## lascon_top
module lascon_top #(
    parameter int LASCON_VARIANT = 0
)(
    input  logic                                clk,
    input  logic                                rst,
    input  logic [2:0]                          mode_i,      
    input  logic [31:0]                         xof_len_i,   
    input  logic                                start_i,     
    input  logic                                abort_i,     
    output logic                                busy_o,      
    output logic                                done_o,      
    output logic                                tag_fail_o,  
    input  logic [63:0]                         s_axis_tdata,   
    input  logic [7:0]                          s_axis_tkeep,   
    input  logic [3:0]                          s_axis_tuser,   
    input  logic                                s_axis_tlast,   
    input  logic                                s_axis_tvalid,  
    output logic                                s_axis_tready,  
    output logic [63:0]                         m_axis_tdata,   
    output logic [7:0]                          m_axis_tkeep,   
    output logic [3:0]                          m_axis_tuser,   
    output logic                                m_axis_tlast,   
    output logic                                m_axis_tvalid,  
    input  logic                                m_axis_tready   
);
    logic           is_aead_mode;
    assign is_aead_mode = (mode_i == lascon_pkg::MODE_AEAD_ENC) || (mode_i == lascon_pkg::MODE_AEAD_DEC);
    logic           core_start_perm_i;
    logic           core_round_config_i;
    logic   [2:0]   core_word_sel_i;
    lascon_pkg::ascon_word_t    core_data_i;
    logic           core_write_en_i;
    lascon_pkg::ascon_word_t    core_data_o;
    logic           core_ready_o;
    lascon_pkg::data_sel_t      core_in_data_sel;
    logic           aead_write_en, hash_write_en;
  ...
Size: roughly 5,800 cells after synthesis, ~200 I/O pins.
Settings: LEC_CHECK=0, CAP_MARGIN=20, CORE_MARGIN=2, CORE_UTILIZATION=59, CTS_CLUSTER_DIAMETER=247, CTS_CLUSTER_SIZE=96, SETUP_SLACK_MARGIN=0.3, SLEW_MARGIN=20; clock period 4.35 ns.
run.sh (not shown) runs the stock make flow with config.mk's settings and CLKGATE_MAP_FILE=.
The starting point failed in 5_1_grt with GRT-0116.
==> next run, changes <==
--- a/flow/config.mk
+++ b/flow/config.mk
@@ -9,5 +9,3 @@
 export CORE_MARGIN = 2
-export CORE_UTILIZATION = 59
-export CTS_CLUSTER_DIAMETER = 247
-export CTS_CLUSTER_SIZE = 96
+export CORE_UTILIZATION = 40
 export SETUP_SLACK_MARGIN = 0.3
==> flow/constraint.sdc (replaced) <==
create_clock -name core_clock -period 7.0 [get_ports {clk}]
set_input_delay 1.4000 -clock core_clock [delete_from_list [all_inputs] [get_ports {clk}]]
set_output_delay 1.4000 -clock core_clock [all_outputs]
set_load 0.01 [all_outputs]
What happened:
- Now the flow passed the timing, design-rule and antenna checks
- die area rose by 47%
- area after synthesis does not change
- synthesized cell count does not change
==> next run, changes <==
--- a/flow/config.mk
+++ b/flow/config.mk
@@ -7,6 +7,8 @@
 export LEC_CHECK = 0
-export CAP_MARGIN = 20
+export CAP_MARGIN = 15
+export CELL_PAD_IN_SITES_GLOBAL_PLACEMENT = 2
+export CORE_ASPECT_RATIO = 0.68
 export CORE_MARGIN = 2
-export CORE_UTILIZATION = 40
-export SETUP_SLACK_MARGIN = 0.3
-export SLEW_MARGIN = 20
+export CORE_UTILIZATION = 26
+export GPL_TIMING_DRIVEN = 0
+export SLEW_MARGIN = 10
=>
- This time the run completed and failed the layout checks on capacitance limit, slew limit, setup timing
- synthesized cell count does not change
- first-iteration DRC count went up by 19%
- sequential power is about the same
- via count climbs by 6.4%
- utilization is lower by 15 points
- design area went up by 5.4%
==> next run, changes <==
==> flow/config.mk (replaced) <==
export PLATFORM = sky130hd
export DESIGN_NAME = lascon_top
export DESIGN_NICKNAME = lascon_top
export VERILOG_FILES = /design/flow/design.v
export SDC_FILE = /design/flow/constraint.sdc
export NUM_CORES = 4
export LEC_CHECK = 0
export CAP_MARGIN = 20
export CORE_MARGIN = 2
export CORE_UTILIZATION = 60
export SLEW_MARGIN = 20
==> flow/constraint.sdc (replaced) <==
create_clock -name core_clock -period 3.79 [get_ports {clk}]
set_input_delay 0.7580 -clock core_clock [delete_from_list [all_inputs] [get_ports {clk}]]
set_output_delay 0.7580 -clock core_clock [all_outputs]
set_load 0.01 [all_outputs]
With this change the flow died in 5_1_grt (GRT-0116); synthesized area does not change; synthesized cell count does not change; die area fell by 56%.

--- another note on this design; it stands on its own ---

main:
// lascon_top
module lascon_top #(
    parameter int LASCON_VARIANT = 0
)(
    input  logic                                clk,
    input  logic                                rst,
    input  logic [2:0]                          mode_i,      
    input  logic [31:0]                         xof_len_i,   
    input  logic                                start_i,     
    input  logic                                abort_i,     
    output logic                                busy_o,      
    output logic                                done_o,      
    output logic                                tag_fail_o,  
    input  logic [63:0]                         s_axis_tdata,   
    input  logic [7:0]                          s_axis_tkeep,   
    input  logic [3:0]                          s_axis_tuser,   
    input  logic                                s_axis_tlast,   
    input  logic                                s_axis_tvalid,  
    output logic                                s_axis_tready,  
    output logic [63:0]                         m_axis_tdata,   
    output logic [7:0]                          m_axis_tkeep,   
    output logic [3:0]                          m_axis_tuser,   
    output logic                                m_axis_tlast,   
    output logic                                m_axis_tvalid,  
    input  logic                                m_axis_tready   
);
export LEC_CHECK = 0
export CAP_MARGIN = 20
export CORE_MARGIN = 2
export CORE_UTILIZATION = 66
export CTS_CLUSTER_SIZE = 50
export SETUP_SLACK_MARGIN = -0.41
export SLEW_MARGIN = 20
create_clock -name core_clock -period 5.33 [get_ports {clk}]
run.sh (not shown) runs the stock make flow with config.mk's settings and CLKGATE_MAP_FILE=.
In the summary table, main is marked failed, with error GRT-0116 raised in global routing (5_1_grt).
[inputs] the feature branch vs main
- removing CTS_CLUSTER_SIZE (formerly 50)
- changing SETUP_SLACK_MARGIN from -0.41 to 0.3
- changing CORE_UTILIZATION from 66 to 40
- changing the clock period (ns, I/O delays scaled along) from 5.33 to 9.86
### Flow results
Summary of the feature branch over main: chip footprint went up about 64%, instance count after placement with tap cells included now larger, standard-cell row count grew by about 28%, sum of net half-perimeters after detailed placement higher.
Cmp the feature branch vs main: floorplan-stage core utilization lower in the feature branch
The feature branch reached the final stage; the timing, design-rule and antenna checks on its layout passed.
Summary of the feature branch over main: number of buffers added by the clock tree synthesis step moved up, number of setup buffers added after CTS decreased 24, combined area of all synthesized cells held steady.

--- another note on this design; it stands on its own ---

==> inputs of run a <==
// lascon_top
module lascon_top #(
    parameter int LASCON_VARIANT = 0
)(
    input  logic                                clk,
    input  logic                                rst,
    input  logic [2:0]                          mode_i,      
    input  logic [31:0]                         xof_len_i,   
    input  logic                                start_i,     
    input  logic                                abort_i,     
    output logic                                busy_o,      
    output logic                                done_o,      
    output logic                                tag_fail_o,  
    input  logic [63:0]                         s_axis_tdata,   
    input  logic [7:0]                          s_axis_tkeep,   
    input  logic [3:0]                          s_axis_tuser,   
    input  logic                                s_axis_tlast,   
    input  logic                                s_axis_tvalid,  
    output logic                                s_axis_tready,  
    output logic [63:0]                         m_axis_tdata,   
    output logic [7:0]                          m_axis_tkeep,   
    output logic [3:0]                          m_axis_tuser,   
    output logic                                m_axis_tlast,   
    output logic                                m_axis_tvalid,  
    input  logic                                m_axis_tready   
);
export LEC_CHECK = 0
export CAP_MARGIN = 20
export CORE_MARGIN = 2
export CORE_UTILIZATION = 63
export CTS_CLUSTER_DIAMETER = 32
export CTS_CLUSTER_SIZE = 35
export SETUP_SLACK_MARGIN = 1.5
export SLEW_MARGIN = 20
create_clock -name core_clock -period 5.04 [get_ports {clk}]
run.sh (not shown) runs the stock make flow with config.mk's settings and CLKGATE_MAP_FILE=.
==> run b: changes against run a <==
CORE_UTILIZATION = 57   (was 63)
CTS_CLUSTER_DIAMETER = default   (was 32)
CTS_CLUSTER_SIZE = default   (was 35)
SETUP_SLACK_MARGIN = 0.57   (was 1.5)
==> flow/constraint.sdc (replaced) <==
create_clock -name core_clock -period 3.79 [get_ports {clk}]
set_input_delay 0.7580 -clock core_clock [delete_from_list [all_inputs] [get_ports {clk}]]
set_output_delay 0.7580 -clock core_clock [all_outputs]
set_load 0.01 [all_outputs]
==> impl_metrics.ini <==
; generated from flow reports
[status]
status = aborted with a tool error
haltStage = global routing
stop_error = [ERROR GRT-0116] Global routing finished with congestion. Check the congestion regions in the DRC Viewer.

[clock_tree]
h-tree-depth = 4

[placement]
gp_congestion = 1.23
post-dp-hpwl_um = 200000

[floorplanning]
row_count = 102
die_y_um = 284
core_sq_um = 77500
fp.dieW_um = 284

[grt]
grt_use_met1_pct = 80.6
grt-ovfl-total = 278
grt_usage_pct = 78.8
the above is filed under run a

==> impl_metrics.ini <==
; generated from flow reports
[status]
stop_error = [ERROR GRT-0116] Global routing finished with congestion. Check the congestion regions in the DRC Viewer.
haltStage = global routing
status = aborted with a tool error

[floorplanning]
row_count = 107
core_sq_um = 85400
die_y_um = 298

[placement]
gp_congestion = 1.23
post-dp-hpwl_um = 221000

[grt]
grt_usage_pct = 66.9
grt_use_met1_pct = 69.8

[clock_tree]
h-tree-depth = 3
the above is filed under run b

Power is estimated from default activity; no workload was simulated.
